== run 1 ==
## bicubic
module bicubic(clk, rst, act, in, out_0, out_1, out_2, out_3);
Settings: LEC_CHECK=0, CAP_MARGIN=10, CORE_MARGIN=2, CORE_UTILIZATION=59, GPL_ROUTABILITY_DRIVEN=0, SLEW_MARGIN=20; clock period 10.0 ns.
run.sh (not shown) runs the stock make flow with config.mk's settings and CLKGATE_MAP_FILE=.
diff inputs: run 1 => run 2
Settings: GPL_ROUTABILITY_DRIVEN no longer set, was 0; CAP_MARGIN now 20, was 10; CORE_UTILIZATION now 40, was 59; the clock period (ns, I/O delays scaled along) now 7.29, was 10.0.
[summary]
Measured against each other, run 1 and run 2 differ in worst hold margin, the higher figure coming from run 2. Summary of run 2 over run 1: portion of the clock cycle consumed by the worst path in the final layout now sits higher, core utilization now sits lower.
--- input diff run 2..run 3 ---
Settings: putting ABC_AREA at 1 where nothing was set; putting CTS_CLUSTER_DIAMETER at 395 where nothing was set; swapping 40 for 72 in CORE_UTILIZATION; swapping 7.29 for 2.58 in the clock period (ns, I/O delays scaled along).
Findings:
Compared with run 2, in run 3 portion of the post-synthesis area used by sequential elements fell by 1.8 points, number of nets produced by synthesis +17%. Sort run 2 and run 3 by core region area desc -> top: run 2. Run 2 fits on a die that is larger than the die of run 3. Compared with run 2, run 3 shows yosys cell count that has gone up by more than 10%. Run 3 did not finish; the tool stopped in clock tree synthesis (4_1_cts) with error DPL-0038.

* * *

job 6956:
bicubic again, from the RTL that the note above started with.
==> flow/design.v (excerpt) <==
module bicubic(clk, rst, act, in, out_0, out_1, out_2, out_3);
	input clk,rst,act;
	input [7:0] in;
  wire oooooooooooooooo;
	wire [7:0] in_0,in_1,in_2,in_3;   
	output [7:0] out_0, out_1, out_2, out_3;
	wire [1:0] ooooooooooo;
	wire[14:0] x_weight_sum_0;
	wire[14:0] x_weight_sum_1;
	wire[14:0] x_weight_sum_2;
	wire[14:0] x_weight_sum_3;
	wire[7:0] y_weight_sum_0;	
	wire[7:0] y_weight_sum_1;
	wire[7:0] y_weight_sum_2;
	wire[7:0] y_weight_sum_3;
	 input_array A(.clk(clk), .rst(rst), .act(act), .in(in),
					.out_0(in_3), .out_1(in_2), .out_2(in_1), .out_3(in_0));
	reg[14:0] array0_0 [3:0];
	reg[14:0] array0_1 [3:0];
	reg[14:0] array1_0 [3:0];
	reg[14:0] array1_1 [3:0];
	reg[14:0] array2_0 [3:0];
	reg[14:0] array2_1 [3:0];
	reg[14:0] array3_0 [3:0];
	reg[14:0] array3_1 [3:0];
	reg[1:0] mux_sel;
	reg switch;
	wire[14:0] dm0_0_0, dm0_1_0, dm0_2_0, dm0_3_0, 				
					  dm0_0_1, dm0_1_1, dm0_2_1, dm0_3_1,
 					 dm1_0_0, dm1_1_0, dm1_2_0, dm1_3_0, 
					 dm1_0_1, dm1_1_1, dm1_2_1, dm1_3_1,
 					 dm2_0_0, dm2_1_0, dm2_2_0, dm2_3_0, 
					 dm2_0_1, dm2_1_1, dm2_2_1, dm2_3_1,
 					 dm3_0_0, dm3_1_0, dm3_2_0, dm3_3_0, 
					 dm3_0_1, dm3_1_1, dm3_2_1, dm3_3_1;
  wire[14:0]  array0_0_0, array0_1_0, array0_2_0, array0_3_0, 					
					  array0_0_1, array0_1_1, array0_2_1, array0_3_1,
 					 array1_0_0, array1_1_0, array1_2_0, array1_3_0, 
					 array1_0_1, array1_1_1, array1_2_1, array1_3_1,
 					 array2_0_0, array2_1_0, array2_2_0, array2_3_0, 
					 array2_0_1, array2_1_1, array2_2_1, array2_3_1,
 					 array3_0_0, array3_1_0, array3_2_0, array3_3_0, 
					 array3_0_1, array3_1_1, array3_2_1, array3_3_1;
  ...
export LEC_CHECK = 0
export ABC_AREA = 1
export CAP_MARGIN = 10
export CORE_MARGIN = 2
export CORE_UTILIZATION = 72
export CTS_CLUSTER_SIZE = 74
export PLACE_DENSITY = 0.64
export SETUP_SLACK_MARGIN = -0.42
export SLEW_MARGIN = 20
create_clock -name core_clock -period 4.26 [get_ports {clk}]
Tool error GRT-0232 stopped job 6956 during global routing; no final results.
diff inputs: job 6956 => job 2478
# job 6956
export LEC_CHECK = 0
export ABC_AREA = 1
export CAP_MARGIN = 10
export CORE_MARGIN = 2
export CORE_UTILIZATION = 72
export CTS_CLUSTER_SIZE = 74
export PLACE_DENSITY = 0.64
export SETUP_SLACK_MARGIN = -0.42
export SLEW_MARGIN = 20
create_clock -name core_clock -period 4.26 [get_ports {clk}]
# job 2478
export LEC_CHECK = 0
export ABC_AREA = 1
export CAP_MARGIN = 10
export CORE_MARGIN = 2
export CORE_UTILIZATION = 72
export CTS_CLUSTER_SIZE = 74
export SLEW_MARGIN = 20
create_clock -name core_clock -period 4.59 [get_ports {clk}]
Findings:
- Tool error GRT-0232 stopped job 2478 during global routing; no final results.
- From job 2478 to job 6956, cell total in the yosys stat output did not move at all.
- As far as chip height goes, job 2478 and job 6956 are indistinguishable; the numbers are identical.
- For netlist area before placement, job 6956 and job 2478 come out practically identical.
- From job 2478 to job 6956, chip area did not move at all.
- Job 6956 and job 2478 ended up with nearly the same number of H-tree branching levels.
- Job 6956 -> job 2478: synthesized cell count delta 0, exact match
- Number of buffers inserted during clock tree synthesis, job 6956 and job 2478: lower on job 6956
- Compared with job 6956, job 2478 shows a pre-CTS setup slack that is 320 ps higher.
- Placed instance area: job 2478 vs job 6956 down 1.6%
- Job 2478 ends up with a number of buffers inserted to repair setup after CTS that is 11% lower than in job 6956.
- Job 2478 ended up with a higher number of gates given a new drive strength after cts than job 6956 did.
#### Input delta (job 6648 over job 2478)
# job 2478
export LEC_CHECK = 0
export ABC_AREA = 1
export CAP_MARGIN = 10
export CORE_MARGIN = 2
export CORE_UTILIZATION = 72
export CTS_CLUSTER_SIZE = 74
export SLEW_MARGIN = 20
create_clock -name core_clock -period 4.59 [get_ports {clk}]
# job 6648
export LEC_CHECK = 0
export CAP_MARGIN = 10
export CORE_MARGIN = 2
export CORE_UTILIZATION = 72
export SLEW_MARGIN = 20
create_clock -name core_clock -period 5.24 [get_ports {clk}]
- Job 6648: flow complete, layout not clean; failing: setup timing
- Looking at post-synthesis share of cell area spent on full adders, half adders and majority gates, job 6648 sits 0.95 points above job 2478.
- Job 6648 vs job 2478: tally of unique sky130hd cells used after synthesis up
- Netlist area before placement (job 6648 over job 2478): decrease, 4.1%
- Job 2478 -> job 6648: die span in y decreased by a few percent
Inputs modified between job 6648 and job 9138:
# job 6648
export LEC_CHECK = 0
export CAP_MARGIN = 10
export CORE_MARGIN = 2
export CORE_UTILIZATION = 72
export SLEW_MARGIN = 20
create_clock -name core_clock -period 5.24 [get_ports {clk}]
# job 9138
export LEC_CHECK = 0
export ABC_AREA = 1
export CAP_MARGIN = 10
export CORE_MARGIN = 2
export CORE_UTILIZATION = 72
export CTS_CLUSTER_SIZE = 74
export PLACE_DENSITY_LB_ADDON = 0.04
export SETUP_SLACK_MARGIN = 1.49
export SLEW_MARGIN = 20
create_clock -name core_clock -period 5.18 [get_ports {clk}]
Findings:
Status: job 9138 FAILED at global routing (tool error). Job 9138 vs job 6648: yosys stat cell total up by more than 10%. Relative to job 6648, post-synth design cell area increased by 2100 um^2 in job 9138. NOTE mean post-synth cell area job 6648->job 9138 decreased by more than 10%. Going from job 6648 to job 9138, the gate count of the mapped netlist was found to have gone up by 20%. Comparing job 9138 and job 6648, the higher die area is on job 9138. The run showing the smaller width of the chip is job 6648. Taking job 6648 as the reference point, the number of setup buffers added after CTS of job 9138 rises by 31. Re chip area in the Yosys report: job 9138 and job 6648 aren't equal, and the higher value belongs to job 9138. Going from job 6648 to job 9138, number of unique standard cell types used by synthesis shrank by more than 10%.
